==> flow/design.v (excerpt) <==
module UT_TOP (
    clk, 
    rst_n, 
    in_valid, 
    in_time,
    out_valid, 
    out_display, 
    out_day
);
Size: ~86 flip-flops, roughly 15,000 um^2 of cells after synthesis.
clock: 12.1 ns
lec_check: 0
cap_margin: 20
core_margin: 7
core_utilization: 64
cts_cluster_diameter: 67
min_routing_layer: met1
place_density_lb_addon: 0.05
setup_slack_margin: -0.73
slew_margin: 20
run.sh (not shown) runs the stock make flow with config.mk's settings and CLKGATE_MAP_FILE=.
The first run finished but failed the layout checks on negative setup slack.
Then changed:
Settings changed: ABC_AREA set to 1, CORE_UTILIZATION 64 to 17, CTS_CLUSTER_DIAMETER 67 to not set, PLACE_DENSITY set to 0.84, PLACE_DENSITY_LB_ADDON 0.05 to not set.
=>
- The changed run finished with negative setup slack left
- final cell count is higher by 39%
- area after synthesis decreases by 3.2%
- setup slack improved by 660 ps
- wire length is about the same
- sequential cell count stays the same
- die area went up to 3.4 times its value
- hold slack improved by 5.4 ps
- final area stays flat
- maximum frequency goes up by 4.8%
- clock-buffer cell count is unchanged
Then changed:
Settings changed: ABC_AREA 1 to not set, CORE_MARGIN 7 to 2, CORE_UTILIZATION 17 to 60, PLACE_DENSITY 0.84 to not set, PLACE_DENSITY_LB_ADDON set to 0.05.
Clock period 12.1 ns to 13.3 ns, I/O delays scaled along.
Result:
- The changed run completed, yet does not pass: negative setup slack
- design area goes down slightly
- global-route usage goes up by 28 points
- wire length goes down by a few percent
- critical path depth goes down by 28
Then changed:
Settings changed: CORE_UTILIZATION 60 to 40, MIN_ROUTING_LAYER met1 to not set, PLACE_DENSITY_LB_ADDON 0.05 to not set, SETUP_SLACK_MARGIN -0.73 to not set.
Clock period 13.3 ns to 14.8 ns, I/O delays scaled along.
What happened: With this change the flow finished with timing, DRC and antenna clean. Cell area goes down by 3.9%. Area after synthesis is unchanged. Clock-buffer cell count shrinks by 1. Wire length barely changes. Core utilization shrinks by 27 points.
Then changed:
Settings changed: CELL_PAD_IN_SITES_DETAIL_PLACEMENT set to 2, CELL_PAD_IN_SITES_GLOBAL_PLACEMENT set to 2, MAX_ROUTING_LAYER set to met4.
Clock period 14.8 ns to 15.0 ns, I/O delays scaled along.
The changed run completed, yet does not pass: negative setup slack.
Synthesized area does not change.
Design area went up by 3.5%.
Sequential cell count is unchanged.
Sequential share of layout area went down by 0.41 points.
Via count went up by 16%.
Wire length went up by 63%.

UT_TOP again, from the RTL that the note above started with.
clock: 12.3 ns
lec_check: 0
abc_area: 1
cap_margin: 40
core_aspect_ratio: 1.35
core_margin: 2
core_utilization: 72
cts_cluster_diameter: 69
cts_cluster_size: 10
hold_slack_margin: 0.29
slew_margin: 20
The baseline died in global routing (5_1_grt) (GRT-0116).
Then changed:
==> flow/config.mk (replaced) <==
export PLATFORM = sky130hd
export DESIGN_NAME = UT_TOP
export DESIGN_NICKNAME = UT_TOP
export VERILOG_FILES = /design/flow/design.v
export SDC_FILE = /design/flow/constraint.sdc
export NUM_CORES = 4
export LEC_CHECK = 0
export CAP_MARGIN = 20
export CORE_MARGIN = 2
export CORE_UTILIZATION = 40
export SLEW_MARGIN = 20
==> flow/constraint.sdc (replaced) <==
create_clock -name core_clock -period 12.2 [get_ports {clk}]
set_input_delay 2.4400 -clock core_clock [delete_from_list [all_inputs] [get_ports {clk}]]
set_output_delay 2.4400 -clock core_clock [all_outputs]
set_load 0.01 [all_outputs]
Effect:
- This time the run completed and failed the layout checks on negative setup slack
- die area is higher by about 80%
- synthesized area rises by 3.4%
- synthesized cell count goes down by 9.4%
Then changed:
--- a/flow/config.mk
+++ b/flow/config.mk
@@ -9,2 +9,7 @@
-export CORE_MARGIN = 2
-export CORE_UTILIZATION = 40
+export CELL_PAD_IN_SITES_DETAIL_PLACEMENT = 2
+export CELL_PAD_IN_SITES_GLOBAL_PLACEMENT = 1
+export CORE_MARGIN = 3
+export CORE_UTILIZATION = 19
+export CTS_CLUSTER_DIAMETER = 191
+export MAX_ROUTING_LAYER = met4
+export SETUP_SLACK_MARGIN = 0.24
The new run finished but failed the layout checks on negative setup slack.
Utilization went down by 26 points.
Non-clock buffer count went up by 42.
First-iteration DRC count went down by 34%.
Count of clock-buffer cells in the layout went up by 3.
Global-route usage went down by 9.7 points.
Setup slack is worse by 1.2 ns.
Critical path depth went up by 1.
Fmax went down by about 8%.

Setup of exp/raven:
Starting RTL as in the previous note.
clock: 15.4 ns
lec_check: 0
cap_margin: 20
cell_pad_in_sites_detail_placement: 2
cell_pad_in_sites_global_placement: 2
core_aspect_ratio: 1.55
core_margin: 2
core_utilization: 65
gpl_routability_driven: 1
gpl_timing_driven: 1
max_routing_layer: met5
slew_margin: 10
exp/raven failed in 3_1_place_gp_skip_io with GPL-0301.
What exp/violet does differently from exp/raven at the input level:
- setting CTS_CLUSTER_DIAMETER to 130 for the first time
- removing GPL_TIMING_DRIVEN (formerly 1)
- changing CORE_UTILIZATION from 65 to 43
- removing GPL_ROUTABILITY_DRIVEN (formerly 1)
- changing SLEW_MARGIN from 10 to 20
- setting SETUP_SLACK_MARGIN to -1.3 for the first time
- setting CTS_CLUSTER_SIZE to 98 for the first time
- removing MAX_ROUTING_LAYER (formerly met5)
- removing CELL_PAD_IN_SITES_GLOBAL_PLACEMENT (formerly 2)
- removing CORE_ASPECT_RATIO (formerly 1.55)
- removing CELL_PAD_IN_SITES_DETAIL_PLACEMENT (formerly 2)
- changing the clock period (ns, I/O delays scaled along) from 15.4 to 15.0
## What came out
The runs compared here, exp/raven and exp/violet, all ended either early or with open violations.
exp/violet: complete, dirty (negative setup slack)
Net count after synthesis came out exactly the same in exp/raven and exp/violet.
Per the comparison of exp/violet with exp/raven, placement row count has decreased, share of the core filled by cells before placement down 22 points, area of the synthesized netlist per yosys stat barely changed, die outline area rose by 12,000 um2.
### exp/violet -> exp/nickel
- clearing SETUP_SLACK_MARGIN, which used to be -1.3
- putting ABC_AREA at 1 where nothing was set
- clearing CTS_CLUSTER_DIAMETER, which used to be 130
- clearing CTS_CLUSTER_SIZE, which used to be 98
- swapping 43 for 71 in CORE_UTILIZATION
- swapping 15.0 for 14.4 in the clock period (ns, I/O delays scaled along)
[summary]
- Each of exp/violet and exp/nickel falls short of a clean finish.
- Status(exp/nickel) = ERROR, stage = 5_1_grt
- To summarise exp/violet: no stage aborted, but the layout did not pass its checks, failing on negative setup slack.
- Post-synthesis chip area from yosys, exp/nickel vs exp/violet: down by a few percent
- exp/violet → exp/nickel: synthesized cell count picked up an extra 227, number of nets at floorplan went up 227.
- exp/violet → exp/nickel: post-synthesis area per instance shrank by 12%, count of instantiated cells in the yosys netlist grew by 10%, simple-gate portion of the synthesized area grew by 5.7 points.
- Die size on exp/nickel is ahead of exp/violet.
- Summary — minimum setup slack after placement, exp/nickel relative to exp/violet: lower, by 0.44 ns.
### exp/nickel -> exp/quartz
- changing CORE_UTILIZATION from 71 to 72
- removing ABC_AREA (formerly 1)
- setting CTS_CLUSTER_SIZE to 61 for the first time
- setting PLACE_DENSITY_LB_ADDON to 0.0 for the first time
- changing the clock period (ns, I/O delays scaled along) from 14.4 to 7.54
Results
What ended exp/quartz was a tool error in 5_1_grt; the run never finished.
Status: exp/nickel FAILED at 5_1_grt (tool error)
Re hold-fix buffer count after cts: no difference whatsoever between exp/quartz and exp/nickel.
Measured against each other, exp/nickel and exp/quartz differ in area of the core region, the higher figure coming from exp/quartz.
exp/quartz vs. exp/nickel: synthesized instance count went down by 227.
exp/quartz vs. exp/nickel: cell count after placement +17, netlist area before placement moved up.
Here is what was changed in the inputs of exp/lagoon compared with exp/quartz.
- SETUP_SLACK_MARGIN: unset -> 2.21
- CTS_CLUSTER_DIAMETER: unset -> 338
- Looking at area after detailed placement, exp/lagoon sits about 1.6% higher than exp/quartz does.
- The run showing the smaller final weighted congestion of routability-driven global placement is exp/lagoon.
- exp/lagoon against exp/quartz: area after synthesis saw little to no change; sequential element share of the synthesized area barely changed.
- Post-synth area from yosys stat delta (exp/lagoon -> exp/quartz): insignificant
- On number of placed cells counting well taps, exp/lagoon and exp/quartz are basically level.
- The log for exp/lagoon ends in 4_1_cts with error DPL-0033, so the run never completed.
- [compare] base=exp/quartz new=exp/lagoon: synthesized-area fraction occupied by xor and xnor cells held; die extent in x flat.
> inputs changed (exp/lagoon -> exp/maple)
- CTS_CLUSTER_DIAMETER removed (was 338)
- PLACE_DENSITY_LB_ADDON removed (was 0.0)
- CORE_UTILIZATION changed from 72 to 68
- SETUP_SLACK_MARGIN removed (was 2.21)
- CTS_CLUSTER_SIZE changed from 61 to 13
- the clock period (ns, I/O delays scaled along) changed from 7.54 to 12.2
--- outcome ---
- exp/maple finished every stage; the final checks, however, were not passed, the failures being negative setup slack.
- As far as synthesized area goes, exp/lagoon and exp/maple are indistinguishable; the numbers are identical.
- Initial core utilization, exp/lagoon and exp/maple: lower on exp/maple
- In the metrics for exp/lagoon and exp/maple, the one carrying the higher area inside the core boundary is exp/maple.
- On xor and xnor fraction of the mapped netlist area, exp/lagoon and exp/maple are basically level.
- Comparing exp/lagoon and exp/maple, the higher overall die width was measured on exp/maple.
- Between exp/lagoon and exp/maple, the pre-CTS worst setup slack is higher for exp/maple.
- Summary of exp/maple over exp/lagoon: number of instances in the placed design decreased by 1.6% relative to the old numbers; die size increased by 1300 um2 relative to the old numbers.

== build 23 ==
UT_TOP again, from the RTL that the note above started with.
clock: 12.1 ns
lec_check: 0
cap_margin: 20
core_margin: 7
core_utilization: 64
min_routing_layer: met1
place_density_lb_addon: 0.05
setup_slack_margin: -0.73
slew_margin: 20
[flow] build 23 | stages: complete | final checks: fail | reason: setup timing
Setup changes, build 23 to build 45
- putting CTS_CLUSTER_DIAMETER at 129 where nothing was set
- putting CTS_CLUSTER_SIZE at 29 where nothing was set
- swapping 7 for 2 in CORE_MARGIN
- putting ABC_AREA at 1 where nothing was set
- swapping 64 for 72 in CORE_UTILIZATION
- swapping 12.1 for 8.99 in the clock period (ns, I/O delays scaled along)
==> results <==
Seen in the log of build 45: GRT-0116 during global routing (5_1_grt), after which the run never completed.
Build 45 vs. build 23: gate count of the mapped netlist +227; synthesized area per cell -12%; count of distinct cell types in the synthesized netlist -about 33%; compound-cell area share of the yosys netlist -7.7 points.
Looking at effective utilization at floorplan, build 45 sits 8.0 points above build 23.
On core area: between build 23 and build 45, it ends up lower for build 45.
Side by side, worst setup slack after placement turned out lower in build 45 than in build 23.
Relative to build 23, post-synth net total has increased by about 10% in build 45.
Setup changes, build 45 to build 19
- clearing ABC_AREA, which used to be 1
- swapping 72 for 40 in CORE_UTILIZATION
- clearing SETUP_SLACK_MARGIN, which used to be -0.73
- clearing MIN_ROUTING_LAYER, which used to be met1
- clearing CTS_CLUSTER_SIZE, which used to be 29
- clearing CTS_CLUSTER_DIAMETER, which used to be 129
- clearing PLACE_DENSITY_LB_ADDON, which used to be 0.05
- swapping 8.99 for 15.0 in the clock period (ns, I/O delays scaled along)
Build 19 did not stop at any stage, and its layout met the timing, design-rule and antenna checks.
Post-place setup slack delta (build 19 − build 45): favourable
Build 19 vs build 45: chip height up by more than a quarter
In the metrics for build 19 and build 45, the one carrying the higher initial core utilization is build 45.
Build 19 vs. build 45: synthesized area rose by 500 um^2, xor-xnor portion of the synthesized cell area increased 0.41 points, chip area estimate from yosys synthesis moved up, total of cells resized after clock tree synthesis now sits lower, number of distinct library cells after synthesis increased by 50% relative to the old numbers.
Compared with build 45, build 19 shows a lower number of instances in the synthesized netlist.
The following lists how build 84 was set up differently from build 19:
- putting PLACE_DENSITY at 0.38 where nothing was set
- putting SETUP_SLACK_MARGIN at -1.3 where nothing was set
- putting CTS_CLUSTER_SIZE at 98 where nothing was set
- swapping 2 for 9 in CORE_MARGIN
- putting CTS_CLUSTER_DIAMETER at 130 where nothing was set
- swapping 40 for 53 in CORE_UTILIZATION
### Flow results
The flow for build 84 finished, though final verification flagged setup timing. The buffers plus inverters on the worst setup path number comes out higher for build 19 vs build 84. Diff build 19 -> build 84: sequential share of layout area went up, global-route usage went up.
Edits applied to the flow inputs when going from build 84 to build 40:
- CTS_CLUSTER_SIZE no longer set, was 98
- CORE_MARGIN now 2, was 9
- PLACE_DENSITY_LB_ADDON now 0.16, previously not set
- SETUP_SLACK_MARGIN no longer set, was -1.3
- PLACE_DENSITY no longer set, was 0.38
- CTS_CLUSTER_DIAMETER no longer set, was 130
- ABC_AREA now 1, previously not set
- CORE_UTILIZATION now 70, was 53
- the clock period (ns, I/O delays scaled along) now 13.2, was 15.0
- Of build 84 and build 40, the lower post-synthesis cell count belongs to build 84.
- Re total CTS buffers: no difference whatsoever between build 84 and build 40.
- Looking at post-synthesis chip area from yosys, build 40 sits about 3.2% below build 84.
- Build 40 against build 84: net count entering floorplan higher; quantity of gates resized following cts climbed 63; count of different cell masters after synthesis -about 33%.
- Status: build 40 FAILED at global routing (5_1_grt) (tool error)
- Number of buffers added for setup after CTS (lower): build 84
- Between build 84 and build 40, the flow reports per-instance average area after synthesis decreasing by more than 10%.
